==> flow/design.v <==
module top(
    input logic clk,         
    input logic rst,         
    output logic RGB_R,      
    output logic RGB_G,      
    output logic RGB_B       
);
    localparam CLK_FREQ = 12_000_000;  
    localparam PWM_RESOLUTION = 8;   
    localparam PWM_MAX = (1 << PWM_RESOLUTION) - 1;   
    localparam PWM_CYCLES = 256;   
    localparam DEGREES_MAX = 360;
    localparam CYCLES_PER_DEGREE = CLK_FREQ / DEGREES_MAX;   
    typedef enum logic [1:0] {
        STATE_PWM_COUNT,
        STATE_DEGREE_COUNT,
        STATE_HSV_CALC,
        STATE_PWM_OUTPUT
    } state_t;
    logic [PWM_RESOLUTION-1:0] pwm_counter;
    logic [PWM_RESOLUTION-1:0] red_pwm_value, green_pwm_value, blue_pwm_value;
    logic [31:0] degree_counter;
    logic [8:0] current_degree;
    state_t current_state;
    state_t next_state;
    always_ff @(posedge clk) begin
        if (rst) current_state <= STATE_PWM_COUNT;
        else current_state <= next_state;
    end
    always_comb begin  
        case (current_state)
            STATE_PWM_COUNT: begin
                if (degree_counter == CYCLES_PER_DEGREE - 1) begin
                    next_state = STATE_DEGREE_COUNT;
                end else begin
                    next_state = STATE_PWM_COUNT;
                end
            end
            STATE_DEGREE_COUNT: begin
                next_state = STATE_HSV_CALC;
            end
            STATE_HSV_CALC: begin
                next_state = STATE_PWM_OUTPUT;
            end
            STATE_PWM_OUTPUT: begin
                next_state = STATE_PWM_COUNT;
            end
            default: begin
                next_state = STATE_PWM_COUNT;
            end
        endcase
    end
    always_ff @(posedge clk) begin
        if (rst) begin
            pwm_counter <= 0;
            degree_counter <= 0;
            current_degree <= 0;
            red_pwm_value <= 0;
            green_pwm_value <= 0;
            blue_pwm_value <= 0;
        end else
        case (current_state)
            STATE_PWM_COUNT: begin
                pwm_counter <= pwm_counter + 1;                
                if (degree_counter == CYCLES_PER_DEGREE - 1) begin
                    degree_counter <= 0;
                end else begin
                    degree_counter <= degree_counter + 1;
                end
            end
            STATE_DEGREE_COUNT: begin
                if (current_degree == DEGREES_MAX - 1) begin
                    current_degree <= 0;
                end else begin
                    current_degree <= current_degree + 1;
                end
            end
            STATE_HSV_CALC: begin
                if (current_degree < 60) begin
                    red_pwm_value <= PWM_MAX;
                end else if (current_degree < 120) begin
                    red_pwm_value <= PWM_MAX - ((current_degree - 60) * PWM_MAX / 60);
                end else if (current_degree < 240) begin
                    red_pwm_value <= 0;
                end else if (current_degree < 300) begin
                    red_pwm_value <= (current_degree - 240) * PWM_MAX / 60;
                end else begin
                    red_pwm_value <= PWM_MAX;
                end
                if (current_degree < 60) begin
                    green_pwm_value <= current_degree * PWM_MAX / 60;
                end else if (current_degree < 180) begin
                    green_pwm_value <= PWM_MAX;
                end else if (current_degree < 240) begin
                    green_pwm_value <= PWM_MAX - ((current_degree - 180) * PWM_MAX / 60);
                end else begin
                    green_pwm_value <= 0;
                end
                if (current_degree < 120) begin
                    blue_pwm_value <= 0;
                end else if (current_degree < 180) begin
                    blue_pwm_value <= (current_degree - 120) * PWM_MAX / 60;
                end else if (current_degree < 300) begin
                    blue_pwm_value <= PWM_MAX;
                end else begin
                    blue_pwm_value <= PWM_MAX - ((current_degree - 300) * PWM_MAX / 60);
                end
            end
            STATE_PWM_OUTPUT: begin
            end
        endcase
    end
    assign RGB_R = (pwm_counter > red_pwm_value) ? 1'b1 : 1'b0;
    assign RGB_G = (pwm_counter > green_pwm_value) ? 1'b1 : 1'b0;
    assign RGB_B = (pwm_counter > blue_pwm_value) ? 1'b1 : 1'b0;
endmodule
==> flow/run.sh <==
#!/bin/bash
# the make line also repeats each setting of config.mk as NAME=value (left out here)
make -C /OpenROAD-flow-scripts/flow DESIGN_CONFIG=/design/flow/config.mk WORK_HOME=/design/flow/orfs CLKGATE_MAP_FILE= finish
==> flow/config.mk <==
export PLATFORM = sky130hd
export DESIGN_NAME = top
export DESIGN_NICKNAME = top
export VERILOG_FILES = /design/flow/design.v
export SDC_FILE = /design/flow/constraint.sdc
export NUM_CORES = 4
export LEC_CHECK = 0
export CAP_MARGIN = 10
export CORE_MARGIN = 2
export CORE_UTILIZATION = 72
export PLACE_DENSITY_LB_ADDON = 0.0
export SETUP_SLACK_MARGIN = 1.26
export SLEW_MARGIN = 20
==> flow/constraint.sdc <==
create_clock -name core_clock -period 9.09 [get_ports {clk}]
set_input_delay 1.8180 -clock core_clock [delete_from_list [all_inputs] [get_ports {clk}]]
set_output_delay 1.8180 -clock core_clock [all_outputs]
set_load 0.01 [all_outputs]
==> impl_metrics.yaml, run 1 <==
# yosys + openroad results
placed_design:
  place_inst: 3231
  dpl.hpwl_um: 62000
  port_buffers: 4
  place_ws_ns: -1.99
  place_congestion: 1.09
  place_area_sq_um: 24600
synthesis:
  ys_seq_share_pct: 7.82
  edf_count: 0
  synth.cellmix.compoundShare_pct: 21.0
  ys.flop_type: "dfxtp_1"
  synth_top_area_share_pct: 23.0
  synth.top_cells.by_count: "inv_1 (459), ha_1 (235), fa_1 (226), nor2_1 (165), nand2_1 (138)"
  yosysMostFrequentCell: "inv_1"
  synthArstFlopShare_pct: 0
  yosys.cell_types.count: 108
  topCombFamilyByArea: "adder cells"
  fa_ha_area_share_pct: 37.9
  synth.top_cells.by_area: "fa_1 (23%), ha_1 (15%), inv_1 (8.7%)"
  numSynthFlops: 77
  yosysWarnings: 1
  netlist_instances: 2413
  syn-cell-area_sq_um: 19700
  syn-num-nets: 2876
  ys_area_sq_um: 19700
  yosys.area.top_type: "fa_1"
  ys_cells: 2413
  synth.area.mux_share_pct: 1.74
  synthSimpleGateAreaFrac_pct: 14.1
  synthXorXnorAreaFrac_pct: 7.20
  syn_area_per_cell_sq_um: 8.17
floorplan:
  die_w_um: 169
  die_h_um: 169
  coreArea_sq_um: 26900
  io_pins: 5
  chipArea_sq_um: 28700
  rows: 60
  fp_util_pct: 73.3
run_status:
  status: "did not finish"
  lastStage: "clock tree synthesis"
  error: "[ERROR DPL-0033] detailed placement checks failed during check placement."
## through the flow
step	hold WS [ns]	setup TNS [ns]
after floorplan	0.390	-11.42
after global placement	0.397	-19.42
after detailed placement	0.406	-24.62
==> run 2: changes to the inputs <==
Settings changed: ABC_AREA set to 0, CAP_MARGIN 10 to 40, CELL_PAD_IN_SITES_DETAIL_PLACEMENT set to 0, MAX_ROUTING_LAYER set to met5, MIN_ROUTING_LAYER set to met1, SETUP_SLACK_MARGIN 1.26 to 0.95.
Clock period 9.09 ns to 11.2 ns, I/O delays scaled along.
==> impl_metrics.yaml, run 2 <==
# generated from flow reports
run_status:
  status: "failed layout checks"
  failed_checks: "negative setup slack"
synthesis:
  fa_ha_area_share_pct: 37.9
  yosysWarnings: 1
  yosys.area.top_type: "fa_1"
  synth.top_cells.by_area: "fa_1 (23%), ha_1 (15%), inv_1 (8.7%)"
  ys.flop_type: "dfxtp_1"
  ys_seq_share_pct: 7.82
  netlist_instances: 2413
  yosys.cell_types.count: 108
  syn-num-nets: 2876
  edf_count: 0
  synth_top_area_share_pct: 23.0
  synthArstFlopShare_pct: 0
  synthXorXnorAreaFrac_pct: 7.20
  synth.area.mux_share_pct: 1.74
  syn-cell-area_sq_um: 19700
  ys_cells: 2413
  synthSimpleGateAreaFrac_pct: 14.1
  syn_area_per_cell_sq_um: 8.17
  ys_area_sq_um: 19700
  yosysMostFrequentCell: "inv_1"
  synth.top_cells.by_count: "inv_1 (459), ha_1 (235), fa_1 (226), nor2_1 (165), nand2_1 (138)"
  topCombFamilyByArea: "adder cells"
  numSynthFlops: 77
  synth.cellmix.compoundShare_pct: 21.0
pwr:
  p_sw_w: 0.000167
  seqPwrFrac_pct: 43.6
  power.density_nw_per_um2: 26.7
  combPwrFrac_pct: 5.5
  pg_seq_w: 0.000277
  p_comb_w: 0.0000352
  power.internal_w: 0.000468
  clock_power_w: 0.000323
  power_leader: "clock"
  pwr-share-clk_pct: 50.9
  p_leak_nw: 10.8
  peakVddDrop_mv: 0.0561
  switching_share_pct: 26.3
worst_hold_path:
  holdPathEnd: "current_state[0]"
  hold_depth: 2
  hold_path_startpoint: "current_state[3]"
  hp-class: "flip-flop to flip-flop"
final_layout:
  final_nets: 3035
  fin_cells: 2920
  area_growth_pct: 20.6
  utilization_pct: 88.4
setup_path:
  worst-path-stages: 45
  cp_slowest_cell: "fa_1"
  cp_top_family: "AND-OR/OR-AND gates"
  timing_worst_setup_path_type: "flip-flop to flip-flop"
  crit_fanout: 15
  reg2reg_from: "current_degree[3]"
  crit_path_end: "red_pwm_value[0]"
  worstPathArrival_ns: 12.38
  path_buffers: 12
  critPathRequiredTime_ns: 11.47
  cpMostUsedCell: "buf_4"
  r2r_slack_ns: -0.90
  crit_start: "current_degree[3]"
  rr_worst_depth: 45
  r2r-end: "red_pwm_value[0]"
  cp-start-kind: "flip-flop"
  cpPeakStageDelay_ns: 0.89
  crit_path_end_kind: "flip-flop"
run:
  drv_cap: 0
  warnings: 63
sta:
  setup_viol: 12
  slew-limit-headroom_pct: 25.2
  rsz0062_at_grt: "yes"
  worstMarginPinSlew_ns: 1.09
  final-hold-violation-count: 0
  finClkSkew_ns: 0.0144
  slew_violations: 0
  period_minus_slack_ns: 12.10
  hold_slack_ns: 0.445
  fmax_mhz: 82.6
  finalClockPeriodUsage_pct: 108
  tns_ns: -7.79
  finalWorstSetupSlack_ns: -0.902
placed_design:
  place_ws_ns: -0.274
  place_inst: 2783
  dpl.hpwl_um: 49700
  place_congestion: 1.11
  port_buffers: 4
cts:
  clk_pin_slew_ns: 0.08
  htree_levels: 3
  numCtsBuffers: 9
  ctsHoldBuffers: 0
  cts_root_buffer: "clkbuf_16"
  clock_latency_ns: 0.36
  cts_tree: "yes"
  cts_buffer_depth: 2
  cts.sink_count: 77
route:
  wl_um: 78600
  drt_iter0_markers: 3386
  avgRoutedWirePerCell_um: 26.9
  via_count: 21100
  ant_nets: 0
  drc_errors: 0
  dr.pass1.iters: 13
  avgViaCountPerCell: 7.21
grt:
  grt_max_degree: 41
  gr-usage-all-layers_pct: 46.7
  overflow: 0
  antenna_found_initial: 1
  grt_pass1_vias: 20100
  grt_pass1_wl_um: 105000
floorplan:
  die_h_um: 169
  die_w_um: 169
  fp_util_pct: 73.3
  chipArea_sq_um: 28700
  coreArea_sq_um: 26900
  io_pins: 5
  rows: 60
run 2: routing by layer:
layer / share of wire (%) / track usage, %
met1: 32 / 52.9
met2: 43 / 77.4
met3: 14 / 11.8
met4: 12 / 32.9
met5: 0.13 / 0
run 2: cell type report:
type	count	area [sq um]
Fill cell	1241	3120
Timing Repair Buffer	214	1730
Multi-Input combinational cell	1806	17900
Sequential cell	77	1570
Clock buffer	9	225
Antenna cell	2	5.00
Tap cell	341	427
Inverter	464	1770
Clock inverter	7	91.3
run 2: timing repair:
item / CTS / global route
hold endpoints to repair: 0 / 0
setup buffers: 67 / 51
endpoints found under the setup margin: 14 / 15
pin swaps: 64 / 86
gates resized: 111 / 159
cloned: 0 / 0
run 2: stage by stage:
| step | power (W) | area (sq um) |
|---|---|---|
| floorplan | 0.000304 | 20300 |
| global placement | 0.000313 | 21200 |
| detailed placement | 0.000316 | 21200 |
| CTS | 0.000628 | 22600 |
| global route | 0.000643 | 23700 |
| finish | 0.000635 | 23800 |
==> run 3: changes to the inputs <==
Settings changed: ABC_AREA 0 to 1, CAP_MARGIN 40 to 20, CELL_PAD_IN_SITES_DETAIL_PLACEMENT 0 to unset, CORE_ASPECT_RATIO set to 1.47, CTS_CLUSTER_DIAMETER set to 397, CTS_CLUSTER_SIZE set to 95, MAX_ROUTING_LAYER met5 to unset, MIN_ROUTING_LAYER met1 to unset, SETUP_SLACK_MARGIN 0.95 to -0.97, TNS_END_PERCENT set to 10.
Clock period 11.2 ns to 9.65 ns, I/O delays scaled along.
==> impl_metrics.yaml, run 3 <==
# generated from flow reports
sta:
  finalClockPeriodUsage_pct: 118
  worstMarginPinSlew_ns: 1.16
  setup_viol: 17
  period_minus_slack_ns: 11.37
  finalWorstSetupSlack_ns: -1.72
  finClkSkew_ns: 0.0255
  slew-limit-headroom_pct: 21.9
  final-hold-violation-count: 0
  fmax_mhz: 87.9
  rsz0062_at_grt: "yes"
  slew_violations: 0
grt:
  antenna_found_initial: 3
  overflow: 0
  grt_pass1_vias: 21000
  grt_max_degree: 40
  grt_pass1_wl_um: 101000
  gr-usage-all-layers_pct: 45.0
run:
  drv_cap: 0
  warnings: 61
route:
  wl_um: 74700
  drc_errors: 0
  ant_nets: 0
  diodes: 0
  avgViaCountPerCell: 6.30
  dr.pass1.iters: 13
  via_count: 21700
  avgRoutedWirePerCell_um: 21.7
  drt_iter0_markers: 2495
setup_path:
  path_buffers: 12
  crit_fanout: 6
  cpPeakStageDelay_ns: 0.60
  cp_slowest_cell: "fa_1"
  cp-start-kind: "flip-flop"
  cp_top_family: "simple AND/OR/NAND/NOR gates"
  critPathRequiredTime_ns: 9.92
  cpMostUsedCell: "nand2_1"
  timing_worst_setup_path_type: "flip-flop to flip-flop"
  reg2reg_from: "current_degree[4]"
  crit_start: "current_degree[4]"
  worstPathArrival_ns: 11.65
  r2r_slack_ns: -1.72
  worst-path-stages: 75
  crit_path_end: "blue_pwm_value[0]"
  r2r-end: "blue_pwm_value[0]"
  rr_worst_depth: 75
  crit_path_end_kind: "flip-flop"
cts:
  clock_latency_ns: 0.37
  htree_levels: 3
  cts_buffer_depth: 2
  numCtsBuffers: 9
  cts.sink_count: 77
  clk_pin_slew_ns: 0.09
  cts_tree: "yes"
  cts_root_buffer: "clkbuf_16"
  ctsHoldBuffers: 0
floorplan:
  chipArea_sq_um: 28500
  coreArea_sq_um: 26900
  io_pins: 5
  rows: 73
  die_w_um: 140
  fp_util_pct: 72.9
  die_h_um: 204
run_status:
  status: "failed layout checks"
  failed_checks: "negative setup slack"
pwr:
  pg_seq_w: 0.000321
  seqPwrFrac_pct: 42.5
  switching_share_pct: 25.1
  peakVddDrop_mv: 0.136
  power.internal_w: 0.000567
  power_leader: "clock"
  p_comb_w: 0.0000335
  power.density_nw_per_um2: 31.3
  pwr-share-clk_pct: 53.1
  p_sw_w: 0.000190
  total_power_w: 0.000756
  p_leak_nw: 12.4
  clock_power_w: 0.000401
  combPwrFrac_pct: 4.4
synthesis:
  synthSimpleGateAreaFrac_pct: 23.6
  synth.top_cells.by_area: "fa_1 (23%), ha_1 (15%), inv_1 (12%)"
  edf_count: 0
  synth_top_area_share_pct: 23.1
  synthArstFlopShare_pct: 0
  yosys.area.top_type: "fa_1"
  numSynthFlops: 77
  synthXorXnorAreaFrac_pct: 5.09
  fa_ha_area_share_pct: 38.1
  ys_seq_share_pct: 7.87
  yosysWarnings: 1
  ys_cells: 2750
  ys_area_sq_um: 19600
  syn-num-nets: 3213
  netlist_instances: 2750
  yosysMostFrequentCell: "inv_1"
  syn_area_per_cell_sq_um: 7.12
  topCombFamilyByArea: "adder cells"
  ys.flop_type: "dfxtp_1"
  synth.area.mux_share_pct: 0.205
  yosys.cell_types.count: 61
  syn-cell-area_sq_um: 19600
  synth.cellmix.compoundShare_pct: 11.0
  synth.top_cells.by_count: "inv_1 (631), nand2_1 (508), ha_1 (235), fa_1 (226), nand3_1 (175)"
worst_hold_path:
  holdPathEnd: "current_state[0]"
  hold_depth: 2
  hold_path_startpoint: "current_state[3]"
  hp-class: "flip-flop to flip-flop"
final_layout:
  fin_cells: 3439
  final_nets: 3560
  area_growth_pct: 23.3
placed_design:
  dpl.hpwl_um: 50900
  place_ws_ns: -1.30
  place_inst: 3396
  place_congestion: 1.04
  port_buffers: 4
[run 3: metal layers]
layer	vias to the layer above	global-route usage, %	part of all wire, %
met5	-	0	0.036
met4	4	36.9	12
met3	728	9.47	11
met2	1731	79.8	47
met1	9943	45.0	30
li1	9248	-	-
[run 3: stage by stage]
stage / setup TNS (ns) / utilization, % / hold slack, ns / cell area, sq um
detailed placement: -11.27 / 83.6 / 0.419 / 22500
floorplan: -2.04 / - / 0.390 / 19600
global route: -27.41 / 89.9 / 0.447 / 24100
CTS: -7.12 / 85.2 / 0.432 / 22900
finish: -16.72 / 89.9 / 0.427 / 24100
global placement: -4.73 / 83.6 / 0.411 / 22500
[run 3: cell type report]
cell class | instances | area (sq um)
well taps | 337 | 422
clock inverters | 7 | 116
flip-flops and latches | 77 | 1560
repair buffers | 382 | 2930
inverters | 670 | 2530
multi-input cells | 1957 | 16400
fillers | 1293 | 2710
clock buffers | 9 | 225
[run 3: repair_timing]
action	4_1_cts	5_1_grt
buffers inserted	0	30
gates resized	17	226
pin swaps	1	64
endpoints found under the setup margin	6	13
endpoints found under the hold margin	0	0
==> run 4: changes to the inputs <==
Settings changed: ABC_AREA 1 to 0, CAP_MARGIN 20 to 5, CELL_PAD_IN_SITES_DETAIL_PLACEMENT set to 0, CORE_ASPECT_RATIO 1.47 to unset, CTS_CLUSTER_DIAMETER 397 to unset, CTS_CLUSTER_SIZE 95 to unset, MAX_ROUTING_LAYER set to met5, MIN_ROUTING_LAYER set to met1, SETUP_SLACK_MARGIN -0.97 to unset, TNS_END_PERCENT 10 to unset.
Clock period 9.65 ns to 9.28 ns, I/O delays scaled along.
==> impl_metrics.yaml, run 4 <==
# yosys + openroad results
synthesis:
  synth.area.mux_share_pct: 1.74
  edf_count: 0
  netlist_instances: 2413
  synth.top_cells.by_count: "inv_1 (459), ha_1 (235), fa_1 (226), nor2_1 (165), nand2_1 (138)"
  synth.cellmix.compoundShare_pct: 21.0
  numSynthFlops: 77
  synth_top_area_share_pct: 23.0
  fa_ha_area_share_pct: 37.9
  ys_cells: 2413
  ys_seq_share_pct: 7.82
  ys.flop_type: "dfxtp_1"
  syn-cell-area_sq_um: 19700
  yosys.area.top_type: "fa_1"
  syn_area_per_cell_sq_um: 8.17
  topCombFamilyByArea: "adder cells"
  yosysMostFrequentCell: "inv_1"
  yosysWarnings: 1
  ys_area_sq_um: 19700
  synthArstFlopShare_pct: 0
  synthXorXnorAreaFrac_pct: 7.20
  synth.top_cells.by_area: "fa_1 (23%), ha_1 (15%), inv_1 (8.7%)"
  synthSimpleGateAreaFrac_pct: 14.1
  yosys.cell_types.count: 108
  syn-num-nets: 2876
floorplan:
  die_h_um: 169
  rows: 60
  fp_util_pct: 73.3
  chipArea_sq_um: 28700
  coreArea_sq_um: 26900
  io_pins: 5
  die_w_um: 169
placed_design:
  port_buffers: 4
  dpl.hpwl_um: 61900
  place_area_sq_um: 24600
  place_congestion: 1.14
run_status:
  lastStage: "global routing"
  status: "did not finish"
  error: "[ERROR GRT-0116] Global routing finished with congestion. Check the congestion regions in the DRC Viewer."
cts:
  cts.sink_count: 77
  cts_buffer_depth: 2
  htree_levels: 3
  numCtsBuffers: 9
  cts_root_buffer: "clkbuf_16"
  ctsHoldBuffers: 0
grt:
  gr-usage-all-layers_pct: 92.1
  overflow: 1278
==> run 4: metrics by stage <==
| stage | instances | hold slack (ns) | worst slack (ns) |
|---|---|---|---|
| global placement | 3233 | 0.399 | -1.35 |
| detailed placement | 3233 | 0.404 | -1.93 |
| floorplan | 2413 | 0.390 | -1.05 |
| CTS | 3324 | 0.438 | -1.43 |
==> run 4: metal layers <==
metal | track usage [%] | GRT overflow
met5 | 38.4 | 2
met4 | 103 | 302
met3 | 72.4 | 19
met2 | 115 | 930
met1 | 85.9 | 25
==> run 4: repair_timing <==
| item | CTS |
|---|---|
| gates resized | 199 |
| buffers inserted | 78 |
| endpoints found under the setup margin | 20 |
| pin swaps | 109 |
==> run 5: changes to the inputs <==
Settings changed: ABC_AREA 0 to unset, CAP_MARGIN 5 to 20, CELL_PAD_IN_SITES_DETAIL_PLACEMENT 0 to unset, CORE_ASPECT_RATIO set to 1.46, CORE_UTILIZATION 72 to 40, HOLD_SLACK_MARGIN set to 0.27, MAX_ROUTING_LAYER met5 to met4, MIN_ROUTING_LAYER met1 to unset, PLACE_DENSITY_LB_ADDON 0.0 to unset, SETUP_SLACK_MARGIN set to 0.97.
Clock period 9.28 ns to 23.7 ns, I/O delays scaled along.
==> impl_metrics.yaml, run 5 <==
# generated from flow reports
setup_path:
  timing_worst_setup_path_type: "flip-flop to flip-flop"
  critPathRequiredTime_ns: 23.96
  cp_slowest_cell: "o41ai_2"
  crit_start: "current_degree[6]"
  crit_path_end_kind: "flip-flop"
  cp-start-kind: "flip-flop"
  path_buffers: 7
  worstPathArrival_ns: 13.58
  cpPeakStageDelay_ns: 0.86
  crit_fanout: 19
  reg2reg_from: "current_degree[6]"
  crit_path_end: "blue_pwm_value[0]"
  r2r_slack_ns: 10.39
  r2r-end: "blue_pwm_value[0]"
  cp_top_family: "AND-OR/OR-AND gates"
  rr_worst_depth: 42
  worst-path-stages: 42
  cpMostUsedCell: "inv_1"
synthesis:
  synth.area.mux_share_pct: 1.74
  synth.top_cells.by_area: "fa_1 (23%), ha_1 (15%), inv_1 (8.7%)"
  topCombFamilyByArea: "adder cells"
  synth.cellmix.compoundShare_pct: 21.0
  synth_top_area_share_pct: 23.0
  ys.flop_type: "dfxtp_1"
  synthArstFlopShare_pct: 0
  yosysMostFrequentCell: "inv_1"
  numSynthFlops: 77
  syn-num-nets: 2876
  synthXorXnorAreaFrac_pct: 7.20
  yosys.area.top_type: "fa_1"
  edf_count: 0
  syn-cell-area_sq_um: 19700
  ys_area_sq_um: 19700
  netlist_instances: 2413
  yosys.cell_types.count: 108
  syn_area_per_cell_sq_um: 8.17
  fa_ha_area_share_pct: 37.9
  synthSimpleGateAreaFrac_pct: 14.1
  ys_seq_share_pct: 7.82
  yosysWarnings: 1
  ys_cells: 2413
  synth.top_cells.by_count: "inv_1 (459), ha_1 (235), fa_1 (226), nor2_1 (165), nand2_1 (138)"
run_status:
  status: "finished clean"
floorplan:
  fp_util_pct: 40.4
  die_h_um: 272
  die_w_um: 188
  rows: 98
  io_pins: 5
  chipArea_sq_um: 51100
  coreArea_sq_um: 48800
cts:
  cts_setup_buffers: 0
  clk_pin_slew_ns: 0.07
  cts_root_buffer: "clkbuf_16"
  numCtsBuffers: 9
  clock_latency_ns: 0.37
  ctsHoldBuffers: 0
  cts.sink_count: 77
  cts_tree: "yes"
  cts_buffer_depth: 2
  htree_levels: 3
  cts_resized: 0
route:
  drt_iter0_markers: 981
  avgViaCountPerCell: 5.64
  via_count: 17200
  ant_nets: 0
  avgRoutedWirePerCell_um: 20.2
  drc_errors: 0
  wl_um: 61600
  dr.pass1.iters: 5
  diodes: 0
pwr:
  seqPwrFrac_pct: 45.3
  peakVddDrop_mv: 0.0348
  p_sw_w: 0.0000776
  combPwrFrac_pct: 5.4
  power.internal_w: 0.000213
  power.density_nw_per_um2: 13.9
  pg_seq_w: 0.000131
  switching_share_pct: 26.7
  pwr-share-clk_pct: 49.3
  p_leak_nw: 9.54
  p_comb_w: 0.0000158
  power_leader: "clock"
  clock_power_w: 0.000143
sta:
  period_minus_slack_ns: 13.31
  rsz0062_at_grt: "no"
  setup_viol: 0
  final-hold-violation-count: 0
  finClkSkew_ns: 0.0110
  slew_violations: 0
  worstMarginPinSlew_ns: 1.05
  tns_ns: 0
  finalClockPeriodUsage_pct: 56.2
  slew-limit-headroom_pct: 30.3
  fmax_mhz: 75.1
run:
  warnings: 60
  drv_cap: 0
grt:
  grt_pass1_vias: 17800
  antenna_found_initial: 0
  grt_max_degree: 41
  gr-usage-all-layers_pct: 25.2
  overflow: 0
  grt_pass1_wl_um: 97400
placed_design:
  port_buffers: 4
  place_congestion: 1.03
  dpl.hpwl_um: 52400
final_layout:
  utilization_pct: 42.7
  final_nets: 2856
  area_growth_pct: 5.68
worst_hold_path:
  hold_path_startpoint: "current_state[3]"
  hp-class: "flip-flop to flip-flop"
  hold_depth: 2
  holdPathEnd: "current_state[0]"
==> run 5: cell type report <==
type	instances	area, sq um
timing repair buffer	35	270
inverter	464	1740
clock buffer	10	239
tap	650	813
clock inverter	6	52.6
multi-input combinational	1806	16200
sequential	77	1540
fill	5031	28000
==> run 5: layer usage <==
layer	vias up	part of all wire, %	GRT usage, %
li1	8165	-	-
met4	0	7.0	15.0
met5	-	0	-
met1	8356	37	26.5
met3	167	4.3	2.27
met2	489	52	45.7
==> run 5: through the flow <==
step / area (sq um) / hold slack [ns] / setup slack [ns] / power [W] / instances
5_1_grt: 20800 / 0.464 / 9.47 / 0.000301 / 3048
4_1_cts: 20800 / 0.414 / 10.41 / 0.000296 / 3047
3_3_place_gp: 20500 / 0.396 / 10.70 / 0.000150 / 3031
6_report: 20800 / 0.414 / 10.39 / 0.000290 / 3048
2_1_floorplan: 19700 / 0.390 / 12.01 / 0.000144 / 2413
3_5_place_dp: 20500 / 0.398 / 10.47 / 0.000150 / 3031
==> run 6: changes to the inputs <==
Settings changed: ABC_AREA set to 0, CAP_MARGIN 20 to 5, CELL_PAD_IN_SITES_DETAIL_PLACEMENT set to 0, CORE_ASPECT_RATIO 1.46 to 1.29, CORE_UTILIZATION 40 to 26, GPL_ROUTABILITY_DRIVEN set to 0, HOLD_SLACK_MARGIN 0.27 to 0.07, MIN_ROUTING_LAYER set to met1, PLACE_DENSITY set to 0.62, SETUP_SLACK_MARGIN 0.97 to 1.99, TNS_END_PERCENT set to 80.
Clock period 23.7 ns to 16.0 ns, I/O delays scaled along.
==> impl_metrics.yaml, run 6 <==
# generated from flow reports
run_status:
  status: "finished clean"
synthesis:
  topCombFamilyByArea: "adder cells"
  synth.top_cells.by_count: "inv_1 (459), ha_1 (235), fa_1 (226), nor2_1 (165), nand2_1 (138)"
  yosys.area.top_type: "fa_1"
  synth.top_cells.by_area: "fa_1 (23%), ha_1 (15%), inv_1 (8.7%)"
  numSynthFlops: 77
  ys.flop_type: "dfxtp_1"
  syn_area_per_cell_sq_um: 8.17
  fa_ha_area_share_pct: 37.9
  edf_count: 0
  synthXorXnorAreaFrac_pct: 7.20
  ys_area_sq_um: 19700
  netlist_instances: 2413
  synth.area.mux_share_pct: 1.74
  ys_seq_share_pct: 7.82
  yosysMostFrequentCell: "inv_1"
  syn-num-nets: 2876
  ys_cells: 2413
  syn-cell-area_sq_um: 19700
  synthArstFlopShare_pct: 0
  yosys.cell_types.count: 108
  synth.cellmix.compoundShare_pct: 21.0
  synthSimpleGateAreaFrac_pct: 14.1
  yosysWarnings: 1
  synth_top_area_share_pct: 23.0
pwr:
  pwr-share-clk_pct: 52.5
  p_comb_w: 0.0000225
  seqPwrFrac_pct: 42.6
  peakVddDrop_mv: 0.0901
  power.internal_w: 0.000344
  clock_power_w: 0.000240
  combPwrFrac_pct: 4.9
  power.density_nw_per_um2: 21.5
  power_leader: "clock"
  p_leak_nw: 9.53
  pg_seq_w: 0.000195
  p_sw_w: 0.000113
  switching_share_pct: 24.8
final_layout:
  fillers: 8141
  final_nets: 2848
  fin_cells: 3377
  area_growth_pct: 7.84
setup_path:
  cpMostUsedCell: "fa_1"
  cp-start-kind: "flip-flop"
  r2r_slack_ns: 2.87
  worst-path-stages: 39
  cp_slowest_cell: "dfxtp_1"
  critPathRequiredTime_ns: 16.26
  crit_start: "current_degree[5]"
  reg2reg_from: "current_degree[5]"
  r2r-end: "blue_pwm_value[0]"
  path_buffers: 5
  worstPathArrival_ns: 13.39
  cp_top_family: "AND-OR/OR-AND gates"
  rr_worst_depth: 39
  crit_path_end_kind: "flip-flop"
  cpPeakStageDelay_ns: 0.95
  crit_path_end: "blue_pwm_value[0]"
  crit_fanout: 21
  timing_worst_setup_path_type: "flip-flop to flip-flop"
route:
  dr.pass1.iters: 7
  wl_um: 57700
  ant_nets: 0
  drt_iter0_markers: 928
  drc_errors: 0
  avgRoutedWirePerCell_um: 17.1
  avgViaCountPerCell: 5.00
  via_count: 16900
floorplan:
  die_h_um: 317
  die_w_um: 246
  chipArea_sq_um: 78000
  io_pins: 5
  rows: 114
  fp_util_pct: 26.3
  coreArea_sq_um: 75000
grt:
  grt_pass1_vias: 16800
  overflow: 0
  grt_pass1_wl_um: 91300
  gr-usage-all-layers_pct: 15.3
  grt_max_degree: 41
  antenna_found_initial: 2
cts:
  numCtsBuffers: 9
  cts_buffer_depth: 2
  cts.sink_count: 77
  cts_setup_buffers: 0
  clk_pin_slew_ns: 0.07
  cts_root_buffer: "clkbuf_16"
  clock_latency_ns: 0.36
  htree_levels: 3
  cts_tree: "yes"
sta:
  period_minus_slack_ns: 13.13
  finalClockPeriodUsage_pct: 82.1
  slew_violations: 0
  final-hold-violation-count: 0
  rsz0062_at_grt: "no"
  finClkSkew_ns: 0.0129
  worstMarginPinSlew_ns: 1.07
  fmax_mhz: 76.2
  slew-limit-headroom_pct: 28.5
  tns_ns: 0
  setup_viol: 0
worst_hold_path:
  hold_path_startpoint: "current_state[3]"
  hp-class: "flip-flop to flip-flop"
  holdPathEnd: "current_state[0]"
  hold_depth: 2
run:
  warnings: 60
  drv_cap: 0
placed_design:
  port_buffers: 4
  place_inst: 3360
  dpl.hpwl_um: 48300
-- run 6: repair_timing --
action	4_1_cts	5_1_grt
hold buffers	0	0
gates resized	0	3
endpoints found under the setup margin	0	5
-- run 6: layout make-up --
| cell class | count | area [sq um] | share of cell area (%) |
|---|---|---|---|
| diodes | 1 | 2.50 | 0.0118 |
| clock buffers | 9 | 225 | 1.06 |
| clock inverters | 7 | 116 | 0.548 |
| inverters | 464 | 1740 | 8.20 |
| multi-input cells | 1806 | 16200 | 76.1 |
| flip-flops and latches | 77 | 1540 | 7.27 |
| well taps | 986 | 1230 | 5.81 |
| repair buffers | 27 | 208 | 0.978 |
-- run 6: routing by layer --
layer | vias up | wire (um) | global-route usage, %
met5 | - | 0 | -
met4 | 0 | 3570 | 8.50
met3 | 149 | 2590 | 1.94
met2 | 427 | 29100 | 26.9
met1 | 8184 | 22400 | 16.7
li1 | 8119 | - | -
-- run 6: through the flow --
stage | worst slack, ns | instance area (sq um) | hold slack, ns | power, W | util (%)
after detailed placement | 2.95 | 20900 | 0.401 | 0.000222 | 27.9
after global placement | 3.05 | 20900 | 0.394 | 0.000222 | 27.9
after global routing | 2.11 | 21200 | 0.440 | 0.000472 | 28.3
after CTS | 2.87 | 21200 | 0.416 | 0.000464 | 28.3
after floorplan | 4.31 | 19700 | 0.390 | 0.000213 | -
final | 2.87 | 21200 | 0.415 | 0.000457 | 28.3
==> run 7: changes to the inputs <==
Settings changed: ABC_AREA 0 to 1, CAP_MARGIN 5 to 20, CELL_PAD_IN_SITES_DETAIL_PLACEMENT 0 to unset, CORE_ASPECT_RATIO 1.29 to unset, CORE_UTILIZATION 26 to 72, CTS_CLUSTER_DIAMETER set to 98, CTS_CLUSTER_SIZE set to 81, GPL_ROUTABILITY_DRIVEN 0 to unset, HOLD_SLACK_MARGIN 0.07 to unset, MAX_ROUTING_LAYER met4 to unset, MIN_ROUTING_LAYER met1 to unset, PLACE_DENSITY 0.62 to unset, PLACE_DENSITY_LB_ADDON set to 0.3, SETUP_SLACK_MARGIN 1.99 to unset, TNS_END_PERCENT 80 to unset.
Clock period 16.0 ns to 9.62 ns, I/O delays scaled along.
==> impl_metrics.yaml, run 7 <==
# yosys + openroad results
placed_design:
  dpl.hpwl_um: 51300
  place_inst: 3366
  port_buffers: 4
  place_ws_ns: -1.04
  place_congestion: 0.999
floorplan:
  chipArea_sq_um: 28500
  die_w_um: 169
  fp_util_pct: 73.0
  coreArea_sq_um: 26800
  io_pins: 5
  die_h_um: 169
  rows: 60
cts:
  cts_root_buffer: "clkbuf_16"
  cts.sink_count: 77
  htree_levels: 3
  numCtsBuffers: 9
  cts_buffer_depth: 2
  ctsHoldBuffers: 0
synthesis:
  yosys.cell_types.count: 61
  yosysMostFrequentCell: "inv_1"
  syn-num-nets: 3213
  numSynthFlops: 77
  synthXorXnorAreaFrac_pct: 5.09
  fa_ha_area_share_pct: 38.1
  synth.top_cells.by_area: "fa_1 (23%), ha_1 (15%), inv_1 (12%)"
  ys.flop_type: "dfxtp_1"
  netlist_instances: 2750
  synth.cellmix.compoundShare_pct: 11.0
  syn_area_per_cell_sq_um: 7.12
  yosysWarnings: 1
  synth.top_cells.by_count: "inv_1 (631), nand2_1 (508), ha_1 (235), fa_1 (226), nand3_1 (175)"
  yosys.area.top_type: "fa_1"
  ys_seq_share_pct: 7.87
  topCombFamilyByArea: "adder cells"
  synth_top_area_share_pct: 23.1
  syn-cell-area_sq_um: 19600
  synthArstFlopShare_pct: 0
  synth.area.mux_share_pct: 0.205
  synthSimpleGateAreaFrac_pct: 23.6
  ys_area_sq_um: 19600
  ys_cells: 2750
  edf_count: 0
run_status:
  error: "[ERROR GRT-0232] Routing congestion too high. Check the congestion heatmap in the GUI."
  status: "did not finish"
  lastStage: "global routing"
grt:
  overflow: 17
  gr-usage-all-layers_pct: 75.9
-- run 7: per-layer routing --
| layer | GRT overflow | track usage, % |
|---|---|---|
| met1 | 1 | 73.7 |
| met4 | 7 | 80.6 |
| met3 | 0 | 57.2 |
| met2 | 9 | 95.0 |
| met5 | 0 | 34.1 |
-- run 7: repair_timing --
item | CTS
buffers inserted | 31
endpoints found under the hold margin | 0
resized | 265
gates cloned | 0
pin swaps | 104
endpoints found under the setup margin | 12
-- run 7: stage by stage --
| stage | setup TNS (ns) | instance area, sq um |
|---|---|---|
| after CTS | -2.08 | 24000 |
| after detailed placement | -8.25 | 22200 |
| after global placement | -2.23 | 22200 |
| after floorplan | 0 | 19600 |
==> run 8: changes to the inputs <==
Settings changed: ABC_AREA 1 to unset, CORE_UTILIZATION 72 to 65, CTS_CLUSTER_DIAMETER 98 to unset, CTS_CLUSTER_SIZE 81 to unset, PLACE_DENSITY_LB_ADDON 0.3 to unset.
Clock period 9.62 ns to 10.7 ns, I/O delays scaled along.
==> impl_metrics.yaml, run 8 <==
# generated from flow reports
synthesis:
  synthArstFlopShare_pct: 0
  yosysWarnings: 1
  netlist_instances: 2413
  syn_area_per_cell_sq_um: 8.17
  synth_top_area_share_pct: 23.0
  syn-cell-area_sq_um: 19700
  ys_area_sq_um: 19700
  ys.flop_type: "dfxtp_1"
  topCombFamilyByArea: "adder cells"
  yosys.area.top_type: "fa_1"
  syn-num-nets: 2876
  edf_count: 0
  synth.top_cells.by_count: "inv_1 (459), ha_1 (235), fa_1 (226), nor2_1 (165), nand2_1 (138)"
  ys_seq_share_pct: 7.82
  yosysMostFrequentCell: "inv_1"
  synth.top_cells.by_area: "fa_1 (23%), ha_1 (15%), inv_1 (8.7%)"
  synth.area.mux_share_pct: 1.74
  numSynthFlops: 77
  ys_cells: 2413
  synthXorXnorAreaFrac_pct: 7.20
  synthSimpleGateAreaFrac_pct: 14.1
  fa_ha_area_share_pct: 37.9
  synth.cellmix.compoundShare_pct: 21.0
  yosys.cell_types.count: 108
pwr:
  pg_seq_w: 0.000291
  p_comb_w: 0.0000361
  peakVddDrop_mv: 0.0681
  power.internal_w: 0.000511
  p_leak_nw: 12.0
  clock_power_w: 0.000349
  seqPwrFrac_pct: 43.0
  pwr-share-clk_pct: 51.7
  power_leader: "clock"
  power.density_nw_per_um2: 26.3
  switching_share_pct: 24.4
  combPwrFrac_pct: 5.3
  p_sw_w: 0.000165
setup_path:
  cpMostUsedCell: "buf_4"
  crit_start: "current_degree[6]"
  cp_top_family: "AND-OR/OR-AND gates"
  timing_worst_setup_path_type: "flip-flop to flip-flop"
  r2r-end: "red_pwm_value[0]"
  cp-start-kind: "flip-flop"
  worst-path-stages: 51
  crit_path_end: "red_pwm_value[0]"
  crit_path_end_kind: "flip-flop"
  reg2reg_from: "current_degree[6]"
  cp_slowest_cell: "fa_1"
  cpPeakStageDelay_ns: 0.58
  r2r_slack_ns: -0.48
  worstPathArrival_ns: 11.37
  crit_fanout: 5
  rr_worst_depth: 51
  critPathRequiredTime_ns: 10.88
  path_buffers: 17
route:
  diodes: 0
  drc_errors: 0
  via_count: 20500
  avgRoutedWirePerCell_um: 23.1
  wl_um: 73900
  ant_nets: 0
  drt_iter0_markers: 2052
  avgViaCountPerCell: 6.41
  dr.pass1.iters: 9
sta:
  slew_violations: 0
  rsz0062_at_grt: "yes"
  hold_slack_ns: 0.427
  final-hold-violation-count: 0
  setup_viol: 9
  slew-limit-headroom_pct: 29.9
  finalClockPeriodUsage_pct: 105
  worstMarginPinSlew_ns: 1.04
  finClkSkew_ns: 0.0106
  finalWorstSetupSlack_ns: -0.484
  fmax_mhz: 89.4
  period_minus_slack_ns: 11.18
grt:
  overflow: 0
  grt_pass1_wl_um: 103000
  gr-usage-all-layers_pct: 42.1
  grt_pass1_vias: 19400
  antenna_found_initial: 0
  grt_max_degree: 41
cts:
  cts_root_buffer: "clkbuf_16"
  cts_buffer_depth: 2
  clk_pin_slew_ns: 0.07
  cts.sink_count: 77
  numCtsBuffers: 9
  htree_levels: 3
  clock_latency_ns: 0.36
  cts_tree: "yes"
run_status:
  status: "failed layout checks"
  failed_checks: "negative setup slack"
worst_hold_path:
  holdPathEnd: "current_state[0]"
  hold_path_startpoint: "current_state[3]"
  hp-class: "flip-flop to flip-flop"
  hold_depth: 2
final_layout:
  area_growth_pct: 30.5
  fillers: 1605
  logic_area_sq_um: 18100
  seq_area_sq_um: 1560
  utilization_pct: 86.5
  fin_cells: 3196
  final_nets: 3264
placed_design:
  place_congestion: 1.07
  place_ws_ns: -0.401
  port_buffers: 4
  dpl.hpwl_um: 53900
  place_inst: 3088
floorplan:
  io_pins: 5
  coreArea_sq_um: 29700
  die_w_um: 178
  die_h_um: 178
  rows: 63
  fp_util_pct: 66.3
  chipArea_sq_um: 31700
run:
  drv_cap: 0
  warnings: 63
==> run 8: area by class of cell <==
class / instances / share of cell area (%)
clock buffers: 9 / 0.876
clock inverters: 7 / 0.409
inverters: 464 / 6.85
multi-input cells: 1807 / 70.4
flip-flops and latches: 77 / 6.07
well taps: 390 / 1.90
repair buffers: 442 / 13.5
==> run 8: metal layers <==
metal  part of all wire [%]  track usage, %
met1                     36            52.2
met2                     45            68.2
met3                     12            10.3
met4                    7.5            21.3
met5                      0               0
==> run 8: through the flow <==
stage	TNS, ns	total power (W)	instance area, sq um
2_1_floorplan	0	0.000318	19900
3_3_place_gp	-1.37	0.000330	22700
6_report	-3.33	0.000676	25700
5_1_grt	-6.24	0.000689	25700
3_5_place_dp	-2.16	0.000332	22700
4_1_cts	0	0.000676	23700
==> run 8: what timing repair did <==
| action | CTS | global route |
|---|---|---|
| endpoints found under the setup margin | 8 | 12 |
| buffers inserted | 25 | 72 |
| pin swaps | 52 | 185 |
| gates cloned | 1 | 0 |
| resized | 97 | 294 |
| hold buffers | 0 | 0 |
==> run 9: changes to the inputs <==
Settings changed: CORE_UTILIZATION 65 to 72.
Clock period 10.7 ns to 12.2 ns, I/O delays scaled along.
==> impl_metrics.yaml, run 9 <==
# generated from flow reports
route:
  dr_wl_met2_um: 26400
  avgViaCountPerCell: 6.46
  dr.max_layer_used: "met4"
  diodes: 0
  drt_iter0_markers: 1771
  met1_length_um: 22300
  wl_met3_um: 5460
  wl_um: 57900
  avgRoutedWirePerCell_um: 20.9
  dr.pass1.iters: 6
  ant_nets: 0
  drc_errors: 0
  via_count: 17900
floorplan:
  die_w_um: 169
  die_h_um: 169
  rows: 60
  io_pins: 5
  coreArea_sq_um: 26900
  fp_util_pct: 73.3
  chipArea_sq_um: 28700
cts:
  htree_levels: 3
  numCtsBuffers: 9
  cts.sink_count: 77
  clock_latency_ns: 0.36
  clk_pin_slew_ns: 0.08
  ctsHoldBuffers: 0
  cts_root_buffer: "clkbuf_16"
  cts_buffer_depth: 2
  cts_tree: "yes"
worst_hold_path:
  hold_depth: 2
  holdPathEnd: "current_state[0]"
  hold_path_startpoint: "current_state[3]"
  hp-class: "flip-flop to flip-flop"
placed_design:
  dpl.hpwl_um: 47400
  port_buffers: 4
  place_congestion: 1.04
  place_inst: 2747
synthesis:
  fa_ha_area_share_pct: 37.9
  synth.cellmix.compoundShare_pct: 21.0
  ys_cells: 2413
  syn_area_per_cell_sq_um: 8.17
  synthXorXnorAreaFrac_pct: 7.20
  yosys.cell_types.count: 108
  yosysMostFrequentCell: "inv_1"
  yosysWarnings: 1
  synth_top_area_share_pct: 23.0
  ys_seq_share_pct: 7.82
  ys_area_sq_um: 19700
  yosys.area.top_type: "fa_1"
  netlist_instances: 2413
  numSynthFlops: 77
  topCombFamilyByArea: "adder cells"
  syn-cell-area_sq_um: 19700
  ys.flop_type: "dfxtp_1"
  synth.area.mux_share_pct: 1.74
  synth.top_cells.by_count: "inv_1 (459), ha_1 (235), fa_1 (226), nor2_1 (165), nand2_1 (138)"
  syn-num-nets: 2876
  synthSimpleGateAreaFrac_pct: 14.1
  edf_count: 0
  synthArstFlopShare_pct: 0
  synth.top_cells.by_area: "fa_1 (23%), ha_1 (15%), inv_1 (8.7%)"
run:
  drv_cap: 0
  warnings: 62
grt:
  gr-usage-all-layers_pct: 41.1
  grt_max_degree: 41
  grt_pass1_vias: 17700
  grt_pass1_wl_um: 92000
  antenna_found_initial: 0
  overflow: 0
pwr:
  p_leak_nw: 9.80
  power.density_nw_per_um2: 27.3
  pg_seq_w: 0.000256
  pwr-share-clk_pct: 50.2
  total_power_w: 0.000573
  peakVddDrop_mv: 0.0557
  p_sw_w: 0.000143
  clock_power_w: 0.000288
  power.internal_w: 0.000430
  combPwrFrac_pct: 5.2
  power_leader: "clock"
  switching_share_pct: 25.0
  seqPwrFrac_pct: 44.6
  p_comb_w: 0.0000296
sta:
  period_minus_slack_ns: 11.85
  worstMarginPinSlew_ns: 1.12
  slew_violations: 0
  setup_viol: 0
  fmax_mhz: 84.4
  slew-limit-headroom_pct: 25.0
  final-hold-violation-count: 0
  finClkSkew_ns: 0.0188
  finalClockPeriodUsage_pct: 97.2
  tns_ns: 0
setup_path:
  crit_start: "current_degree[3]"
  cpPeakStageDelay_ns: 0.54
  crit_path_end: "blue_pwm_value[0]"
  r2r-end: "blue_pwm_value[0]"
  rr_worst_depth: 42
  cp_top_family: "AND-OR/OR-AND gates"
  worstPathArrival_ns: 12.11
  path_buffers: 8
  critPathRequiredTime_ns: 12.46
  cp-start-kind: "flip-flop"
  worst-path-stages: 42
  reg2reg_from: "current_degree[3]"
  crit_path_end_kind: "flip-flop"
  timing_worst_setup_path_type: "flip-flop to flip-flop"
  r2r_slack_ns: 0.35
  cp_slowest_cell: "fa_1"
  crit_fanout: 13
final_layout:
  final_nets: 2893
  fin_cells: 2776
  fillers: 1944
  seq_area_sq_um: 1550
  area_growth_pct: 6.54
  logic_area_sq_um: 16400
run_status:
  status: "finished clean"
-- run 9: repair_timing --
item | in CTS | in global routing
setup endpoints to repair | 6 | 12
pin swaps | 0 | 12
gates resized | 6 | 47
endpoints found under the hold margin | 0 | 0
buffers inserted | 0 | 13
-- run 9: area by class of cell --
type	count	area share (%)
Clock inverter	7	0.411
Tap cell	341	2.03
Sequential cell	77	7.36
Inverter	464	8.30
Multi-Input combinational cell	1806	78.1
Timing Repair Buffer	72	2.68
Clock buffer	9	1.07
-- run 9: routing by layer --
layer / global-route usage [%] / vias to the layer above
li1: - / 8234
met1: 50.4 / 8595
met2: 67.4 / 884
met3: 8.98 / 226
met4: 23.1 / 0
met5: 0 / -
-- run 9: through the flow --
stage / util (%) / worst slack, ns / hold slack [ns] / instance area, sq um
finish: 78.1 / 0.348 / 0.431 / 21000
detailed placement: 75.6 / -0.162 / 0.404 / 20300
global route: 78.1 / -0.0475 / 0.466 / 21000
global placement: 75.6 / 0.0696 / 0.405 / 20300
CTS: 76.9 / 0.0371 / 0.431 / 20700
floorplan: - / 0.510 / 0.390 / 19700
==> run 10: changes to the inputs <==
Settings changed: CORE_UTILIZATION 72 to 40, SETUP_SLACK_MARGIN set to 1.95.
Clock period 12.2 ns to 13.3 ns, I/O delays scaled along.
==> impl_metrics.yaml, run 10 <==
# generated from flow reports
floorplan:
  io_pins: 5
  rows: 81
  die_w_um: 226
  fp_util_pct: 40.4
  die_h_um: 226
  chipArea_sq_um: 51000
  coreArea_sq_um: 48700
cts:
  cts.sink_count: 77
  numCtsBuffers: 9
  clock_latency_ns: 0.36
  cts_tree: "yes"
  htree_levels: 3
  cts_root_buffer: "clkbuf_16"
  clk_pin_slew_ns: 0.07
  cts_buffer_depth: 2
  ctsHoldBuffers: 0
synthesis:
  netlist_instances: 2413
  synthSimpleGateAreaFrac_pct: 14.1
  synth.cellmix.compoundShare_pct: 21.0
  synthArstFlopShare_pct: 0
  yosysMostFrequentCell: "inv_1"
  yosysWarnings: 1
  yosys.cell_types.count: 108
  synth.top_cells.by_count: "inv_1 (459), ha_1 (235), fa_1 (226), nor2_1 (165), nand2_1 (138)"
  synth.area.mux_share_pct: 1.74
  ys_area_sq_um: 19700
  synth_top_area_share_pct: 23.0
  ys_cells: 2413
  syn-num-nets: 2876
  edf_count: 0
  ys_seq_share_pct: 7.82
  synthXorXnorAreaFrac_pct: 7.20
  ys.flop_type: "dfxtp_1"
  syn_area_per_cell_sq_um: 8.17
  synth.top_cells.by_area: "fa_1 (23%), ha_1 (15%), inv_1 (8.7%)"
  syn-cell-area_sq_um: 19700
  yosys.area.top_type: "fa_1"
  fa_ha_area_share_pct: 37.9
  topCombFamilyByArea: "adder cells"
  numSynthFlops: 77
pwr:
  seqPwrFrac_pct: 45.2
  combPwrFrac_pct: 5.1
  switching_share_pct: 24.5
  peakVddDrop_mv: 0.0452
  power_leader: "clock"
  power.density_nw_per_um2: 22.4
  power.internal_w: 0.000390
  pg_seq_w: 0.000234
  p_sw_w: 0.000126
  p_leak_nw: 10.4
  pwr-share-clk_pct: 49.6
  clock_power_w: 0.000257
  total_power_w: 0.000517
  p_comb_w: 0.0000266
worst_hold_path:
  hold_path_startpoint: "current_state[3]"
  holdPathEnd: "current_state[0]"
  hp-class: "flip-flop to flip-flop"
  hold_depth: 2
run:
  warnings: 61
  drv_cap: 0
grt:
  gr-usage-all-layers_pct: 23.7
  grt_pass1_vias: 17000
  grt_pass1_wl_um: 94000
  overflow: 0
  antenna_found_initial: 3
  grt_max_degree: 41
setup_path:
  cpPeakStageDelay_ns: 0.55
  reg2reg_from: "current_degree[6]"
  critPathRequiredTime_ns: 13.54
  rr_worst_depth: 43
  cp_slowest_cell: "fa_1"
  cp_top_family: "AND-OR/OR-AND gates"
  crit_path_end_kind: "flip-flop"
  timing_worst_setup_path_type: "flip-flop to flip-flop"
  worst-path-stages: 43
  crit_path_end: "blue_pwm_value[0]"
  worstPathArrival_ns: 11.30
  path_buffers: 9
  crit_fanout: 8
  crit_start: "current_degree[6]"
  cp-start-kind: "flip-flop"
  r2r-end: "blue_pwm_value[0]"
  r2r_slack_ns: 2.24
route:
  drt_iter0_markers: 964
  ant_nets: 0
  dr.pass1.iters: 5
  drc_errors: 0
  avgRoutedWirePerCell_um: 19.2
  via_count: 17600
  avgViaCountPerCell: 5.53
  wl_um: 61100
sta:
  period_minus_slack_ns: 11.06
  final-hold-violation-count: 0
  tns_ns: 0
  hold_slack_ns: 0.414
  fmax_mhz: 90.4
  setup_viol: 0
  slew_violations: 0
  rsz0062_at_grt: "no"
  finalClockPeriodUsage_pct: 83.2
  slew-limit-headroom_pct: 25.1
  worstMarginPinSlew_ns: 1.12
  finClkSkew_ns: 0.0137
final_layout:
  final_area_sq_um: 23100
  area_growth_pct: 17.0
  final_nets: 2980
  utilization_pct: 47.3
  fillers: 4693
placed_design:
  dpl.hpwl_um: 49100
  place_congestion: 0.968
  port_buffers: 4
  place_area_sq_um: 20600
run_status:
  status: "finished clean"
run 10: metal layers:
layer	global-route usage [%]	up-vias	wire length [um]
li1	-	8419	-
met1	30.9	8608	26500
met2	38.7	485	28300
met3	4.76	125	3620
met4	8.63	2	2570
met5	0.782	-	39
run 10: layout make-up:
type	count	area [sq um]	share of cell area [%]
multi-input combinational	1806	17300	74.9
inverter	464	1780	7.70
sequential	77	1560	6.76
timing repair buffer	159	1310	5.67
tap	664	831	3.60
clock buffer	9	225	0.977
clock inverter	7	73.8	0.320
antenna	2	5.00	0.0217
run 10: timing repair:
action | CTS | global route
setup endpoints to repair | 12 | 12
resized | 67 | 186
setup buffers | 25 | 94
pin swaps | 13 | 80
run 10: per-stage QoR:
stage	instances	setup WS [ns]
after floorplan	2413	1.99
after global placement	3050	0.930
after detailed placement	3050	0.782
after CTS	3091	1.94
after global routing	3188	1.80
final	3188	2.24
==> run 11: changes to the inputs <==
Settings changed: ABC_AREA set to 0, CAP_MARGIN 20 to 40, CELL_PAD_IN_SITES_DETAIL_PLACEMENT set to 0, CORE_UTILIZATION 40 to 72, MAX_ROUTING_LAYER set to met5, MIN_ROUTING_LAYER set to met1, PLACE_DENSITY set to 0.62, SETUP_SLACK_MARGIN 1.95 to -0.92.
Clock period 13.3 ns to 9.43 ns, I/O delays scaled along.
==> impl_metrics.yaml, run 11 <==
# yosys + openroad results
cts:
  cts_buffer_depth: 2
  cts_root_buffer: "clkbuf_16"
  cts.sink_count: 77
  numCtsBuffers: 9
  htree_levels: 3
synthesis:
  synthArstFlopShare_pct: 0
  synthSimpleGateAreaFrac_pct: 14.1
  syn-num-nets: 2876
  netlist_instances: 2413
  synthXorXnorAreaFrac_pct: 7.20
  ys_cells: 2413
  topCombFamilyByArea: "adder cells"
  numSynthFlops: 77
  syn_area_per_cell_sq_um: 8.17
  edf_count: 0
  yosys.cell_types.count: 108
  yosys.area.top_type: "fa_1"
  yosysMostFrequentCell: "inv_1"
  syn-cell-area_sq_um: 19700
  fa_ha_area_share_pct: 37.9
  ys_area_sq_um: 19700
  yosysWarnings: 1
  ys.flop_type: "dfxtp_1"
  synth.area.mux_share_pct: 1.74
  ys_seq_share_pct: 7.82
  synth.cellmix.compoundShare_pct: 21.0
  synth.top_cells.by_area: "fa_1 (23%), ha_1 (15%), inv_1 (8.7%)"
  synth_top_area_share_pct: 23.0
  synth.top_cells.by_count: "inv_1 (459), ha_1 (235), fa_1 (226), nor2_1 (165), nand2_1 (138)"
grt:
  overflow: 325
  gr-usage-all-layers_pct: 81.7
placed_design:
  place_congestion: 1.10
  dpl.hpwl_um: 63500
  port_buffers: 4
  place_area_sq_um: 24700
run_status:
  lastStage: "global routing"
  error: "[ERROR GRT-0116] Global routing finished with congestion. Check the congestion regions in the DRC Viewer."
  status: "did not finish"
floorplan:
  die_w_um: 169
  coreArea_sq_um: 26900
  io_pins: 5
  fp_util_pct: 73.3
  rows: 60
  die_h_um: 169
  chipArea_sq_um: 28700
-- run 11: per-stage QoR --
step	hold slack (ns)	util [%]	total power, W	cells	setup slack, ns
floorplan	0.390	-	0.000361	2413	-0.918
global placement	0.423	91.8	0.000372	3249	-1.20
CTS	0.455	94.5	0.000777	3288	-1.47
detailed placement	0.425	91.8	0.000376	3250	-1.74
-- run 11: routing by layer --
metal	global-route usage, %	GRT overflow
met1	78.9	5
met4	86.3	131
met5	33.9	1
met2	98.5	183
met3	67.6	5
-- run 11: repair_timing --
item	CTS
gates resized	49
hold buffers	0
pin swaps	20
cloned	0
buffers inserted	26
setup endpoints to repair	12
==> run 12: changes to the inputs <==
Settings changed: ABC_AREA 0 to unset, CAP_MARGIN 40 to 20, CELL_PAD_IN_SITES_DETAIL_PLACEMENT 0 to unset, CTS_CLUSTER_SIZE set to 36, MAX_ROUTING_LAYER met5 to unset, MIN_ROUTING_LAYER met1 to unset, PLACE_DENSITY 0.62 to 0.78, SETUP_SLACK_MARGIN -0.92 to -0.76.
Clock period 9.43 ns to 11.4 ns, I/O delays scaled along.
==> impl_metrics.yaml, run 12 <==
# generated from flow reports
floorplan:
  fp_util_pct: 73.3
  die_h_um: 169
  chipArea_sq_um: 28700
  coreArea_sq_um: 26900
  rows: 60
  die_w_um: 169
  io_pins: 5
sta:
  fmax_mhz: 85.5
  slew_violations: 0
  setup_viol: 7
  finalWorstSetupSlack_ns: -0.298
  finClkSkew_ns: 0.0106
  period_minus_slack_ns: 11.70
  worstMarginPinSlew_ns: 1.09
  final-hold-violation-count: 0
  finalClockPeriodUsage_pct: 103
  slew-limit-headroom_pct: 27.6
synthesis:
  synth.area.mux_share_pct: 1.74
  yosys.area.top_type: "fa_1"
  ys.flop_type: "dfxtp_1"
  edf_count: 0
  numSynthFlops: 77
  synthSimpleGateAreaFrac_pct: 14.1
  ys_area_sq_um: 19700
  yosysWarnings: 1
  netlist_instances: 2413
  ys_seq_share_pct: 7.82
  synth.cellmix.compoundShare_pct: 21.0
  synthXorXnorAreaFrac_pct: 7.20
  syn-cell-area_sq_um: 19700
  synth_top_area_share_pct: 23.0
  ys_cells: 2413
  synth.top_cells.by_area: "fa_1 (23%), ha_1 (15%), inv_1 (8.7%)"
  synthArstFlopShare_pct: 0
  yosys.cell_types.count: 108
  synth.top_cells.by_count: "inv_1 (459), ha_1 (235), fa_1 (226), nor2_1 (165), nand2_1 (138)"
  topCombFamilyByArea: "adder cells"
  yosysMostFrequentCell: "inv_1"
  fa_ha_area_share_pct: 37.9
  syn-num-nets: 2876
  syn_area_per_cell_sq_um: 8.17
setup_path:
  cp-start-kind: "flip-flop"
  crit_path_end: "red_pwm_value[0]"
  crit_start: "current_degree[4]"
  crit_fanout: 9
  crit_path_end_kind: "flip-flop"
  worstPathArrival_ns: 11.87
  worst-path-stages: 41
  critPathRequiredTime_ns: 11.57
  cp_top_family: "AND-OR/OR-AND gates"
  r2r-end: "red_pwm_value[0]"
  r2r_slack_ns: -0.30
  cp_slowest_cell: "xnor2_1"
  path_buffers: 8
  cpPeakStageDelay_ns: 0.59
  rr_worst_depth: 41
  timing_worst_setup_path_type: "flip-flop to flip-flop"
  reg2reg_from: "current_degree[4]"
cts:
  clk_pin_slew_ns: 0.07
  cts_root_buffer: "clkbuf_16"
  cts.sink_count: 77
  htree_levels: 3
  numCtsBuffers: 9
  cts_buffer_depth: 2
  clock_latency_ns: 0.35
  cts_tree: "yes"
worst_hold_path:
  hp-class: "flip-flop to flip-flop"
  holdPathEnd: "current_state[0]"
  hold_depth: 2
  hold_path_startpoint: "current_state[3]"
final_layout:
  area_growth_pct: 7.67
  fin_cells: 2823
  final_nets: 2940
route:
  dr.pass1.iters: 6
  met1_length_um: 22700
  drt_iter0_markers: 1840
  dr_wl_met2_um: 26900
  drc_errors: 0
  avgRoutedWirePerCell_um: 20.8
  diodes: 0
  avgViaCountPerCell: 6.49
  dr.max_layer_used: "met4"
  wl_um: 58600
  ant_nets: 0
  wl_met3_um: 5160
  via_count: 18300
pwr:
  p_comb_w: 0.0000321
  pwr-share-clk_pct: 49.9
  power.density_nw_per_um2: 28.8
  pg_seq_w: 0.000274
  p_sw_w: 0.000153
  power_leader: "clock"
  peakVddDrop_mv: 0.0631
  total_power_w: 0.000610
  power.internal_w: 0.000457
  combPwrFrac_pct: 5.3
  clock_power_w: 0.000305
  seqPwrFrac_pct: 44.8
  p_leak_nw: 10.0
  switching_share_pct: 25.0
run:
  drv_cap: 0
  warnings: 62
placed_design:
  place_inst: 2806
  place_congestion: 1.06
  place_ws_ns: -0.218
  dpl.hpwl_um: 48200
  port_buffers: 4
grt:
  grt_pass1_vias: 18600
  gr-usage-all-layers_pct: 41.8
  grt_max_degree: 41
  overflow: 0
  grt_pass1_wl_um: 94700
  antenna_found_initial: 0
run_status:
  failed_checks: "negative setup slack"
  status: "failed layout checks"
[run 12: layout make-up]
type | instances | area (sq um)
inverter | 464 | 1740
clock buffer | 10 | 229
clock inverter | 6 | 71.3
multi-input combinational | 1806 | 16300
sequential | 77 | 1540
fill | 1909 | 5660
timing repair buffer | 119 | 920
tap | 341 | 427
[run 12: metal layers]
metal / track usage [%] / vias up
met4: 23.0 / 0
met3: 8.26 / 234
met1: 51.6 / 8822
met2: 69.1 / 934
li1: - / 8339
met5: 0 / -
[run 12: timing repair]
item,in CTS,in global routing
hold buffers,0,0
buffers inserted,0,1
setup endpoints to repair,0,6
resized,0,23
[run 12: through the flow]
stage | util, % | hold slack, ns | setup TNS, ns | instance area [sq um]
4_1_cts | 78.4 | 0.442 | -0.975 | 21100
2_1_floorplan | - | 0.390 | -1.36 | 19700
6_report | 78.9 | 0.447 | -1.25 | 21200
3_3_place_gp | 77.3 | 0.399 | 0 | 20800
3_5_place_dp | 77.3 | 0.402 | -0.604 | 20800
5_1_grt | 78.9 | 0.471 | -6.18 | 21200
==> run 13: changes to the inputs <==
Settings changed: ABC_AREA set to 1, CAP_MARGIN 20 to 40, CELL_PAD_IN_SITES_DETAIL_PLACEMENT set to 0, CORE_ASPECT_RATIO set to 1.18, CORE_UTILIZATION 72 to 61, CTS_CLUSTER_DIAMETER set to 282, CTS_CLUSTER_SIZE 36 to 91, MAX_ROUTING_LAYER set to met5, MIN_ROUTING_LAYER set to met1, PLACE_DENSITY 0.78 to 0.62, SETUP_SLACK_MARGIN -0.76 to unset, TNS_END_PERCENT set to 10.
Clock period 11.4 ns to 10.2 ns, I/O delays scaled along.
==> impl_metrics.yaml, run 13 <==
# generated from flow reports
run_status:
  status: "failed layout checks"
  failed_checks: "negative setup slack"
setup_path:
  r2r_slack_ns: -0.09
  crit_path_end: "red_pwm_value[0]"
  reg2reg_from: "current_degree[3]"
  cp_top_family: "simple AND/OR/NAND/NOR gates"
  worst-path-stages: 75
  worstPathArrival_ns: 10.58
  cp-start-kind: "flip-flop"
  path_buffers: 11
  crit_fanout: 6
  rr_worst_depth: 75
  cpPeakStageDelay_ns: 0.55
  cp_slowest_cell: "fa_1"
  crit_start: "current_degree[3]"
  crit_path_end_kind: "flip-flop"
  cpMostUsedCell: "nand2_2"
  critPathRequiredTime_ns: 10.49
  timing_worst_setup_path_type: "flip-flop to flip-flop"
  r2r-end: "red_pwm_value[0]"
floorplan:
  die_w_um: 169
  chipArea_sq_um: 33500
  rows: 71
  coreArea_sq_um: 31700
  die_h_um: 199
  io_pins: 5
  fp_util_pct: 61.7
route:
  drc_errors: 0
  wl_um: 58700
  drt_iter0_markers: 1317
  avgRoutedWirePerCell_um: 17.5
  dr.pass1.iters: 5
  diodes: 0
  ant_nets: 0
  via_count: 18500
  avgViaCountPerCell: 5.51
grt:
  antenna_found_initial: 0
  grt_pass1_vias: 18600
  gr-usage-all-layers_pct: 35.2
  overflow: 0
  grt_pass1_wl_um: 92400
  grt_max_degree: 40
synthesis:
  topCombFamilyByArea: "adder cells"
  yosysWarnings: 1
  ys_area_sq_um: 19600
  ys_seq_share_pct: 7.87
  synth.area.mux_share_pct: 0.205
  synth_top_area_share_pct: 23.1
  syn-cell-area_sq_um: 19600
  yosysMostFrequentCell: "inv_1"
  numSynthFlops: 77
  yosys.cell_types.count: 61
  synth.top_cells.by_area: "fa_1 (23%), ha_1 (15%), inv_1 (12%)"
  ys_cells: 2750
  edf_count: 0
  fa_ha_area_share_pct: 38.1
  yosys.area.top_type: "fa_1"
  netlist_instances: 2750
  synth.top_cells.by_count: "inv_1 (631), nand2_1 (508), ha_1 (235), fa_1 (226), nand3_1 (175)"
  synth.cellmix.compoundShare_pct: 11.0
  synthArstFlopShare_pct: 0
  syn-num-nets: 3213
  ys.flop_type: "dfxtp_1"
  synthXorXnorAreaFrac_pct: 5.09
  synthSimpleGateAreaFrac_pct: 23.6
  syn_area_per_cell_sq_um: 7.12
placed_design:
  port_buffers: 4
  place_congestion: 0.986
  place_inst: 3292
  dpl.hpwl_um: 47700
  place_ws_ns: -0.710
cts:
  ctsHoldBuffers: 0
  numCtsBuffers: 9
  cts_buffer_depth: 2
  cts.sink_count: 77
  clk_pin_slew_ns: 0.08
  clock_latency_ns: 0.37
  cts_root_buffer: "clkbuf_16"
  cts_tree: "yes"
  htree_levels: 3
final_layout:
  seq_area_sq_um: 1560
  fillers: 2564
  fin_cells: 3346
  logic_area_sq_um: 16800
  area_growth_pct: 20.0
  final_nets: 3403
sta:
  rsz0062_at_grt: "yes"
  worstMarginPinSlew_ns: 0.883
  finClkSkew_ns: 0.0115
  final-hold-violation-count: 0
  period_minus_slack_ns: 10.29
  slew_violations: 0
  fmax_mhz: 97.2
  finalWorstSetupSlack_ns: -0.0873
  slew-limit-headroom_pct: 41.0
  setup_viol: 5
  finalClockPeriodUsage_pct: 101
pwr:
  power_leader: "clock"
  combPwrFrac_pct: 4.9
  switching_share_pct: 26.6
  seqPwrFrac_pct: 43.7
  pwr-share-clk_pct: 51.5
  power.internal_w: 0.000510
  p_sw_w: 0.000184
  power.density_nw_per_um2: 29.6
  p_leak_nw: 11.8
  peakVddDrop_mv: 0.0722
  total_power_w: 0.000695
  pg_seq_w: 0.000303
  clock_power_w: 0.000357
  p_comb_w: 0.0000337
worst_hold_path:
  hold_depth: 2
  hold_path_startpoint: "current_state[3]"
  hp-class: "flip-flop to flip-flop"
  holdPathEnd: "current_state[0]"
run:
  drv_cap: 0
  warnings: 63
[run 13: what timing repair did]
action / 4_1_cts / 5_1_grt
pin swaps: 46 / 141
setup endpoints to repair: 9 / 12
gates resized: 127 / 252
buffers inserted: 12 / 26
endpoints found under the hold margin: 0 / 0
[run 13: cell type report]
class / count / area share (%)
multi-input cells: 1957 / 71.5
inverters: 670 / 10.8
repair buffers: 225 / 7.61
flip-flops and latches: 77 / 6.65
well taps: 401 / 2.14
clock buffers: 9 / 0.959
clock inverters: 7 / 0.362
[run 13: layer usage]
metal | routed length, um | global-route usage, % | share of wire, % | vias to the layer above
li1 | - | - | - | 8943
met1 | 23300 | 41.2 | 40 | 8788
met5 | 0 | 0 | 0 | -
met3 | 2570 | 3.42 | 4.4 | 180
met2 | 29400 | 63.2 | 50 | 539
met4 | 3410 | 19.6 | 5.8 | 0
[run 13: per-stage QoR]
step / hold slack [ns] / TNS (ns) / cell area (sq um) / utilization [%]
3_3_place_gp: 0.405 / -1.36 / 21300 / 67.0
3_5_place_dp: 0.421 / -4.68 / 21300 / 67.0
2_1_floorplan: 0.390 / 0 / 19600 / -
4_1_cts: 0.442 / 0 / 22200 / 70.1
5_1_grt: 0.460 / -4.36 / 23500 / 74.1
6_report: 0.436 / -0.258 / 23500 / 74.1
Power is estimated from default activity; no workload was simulated.
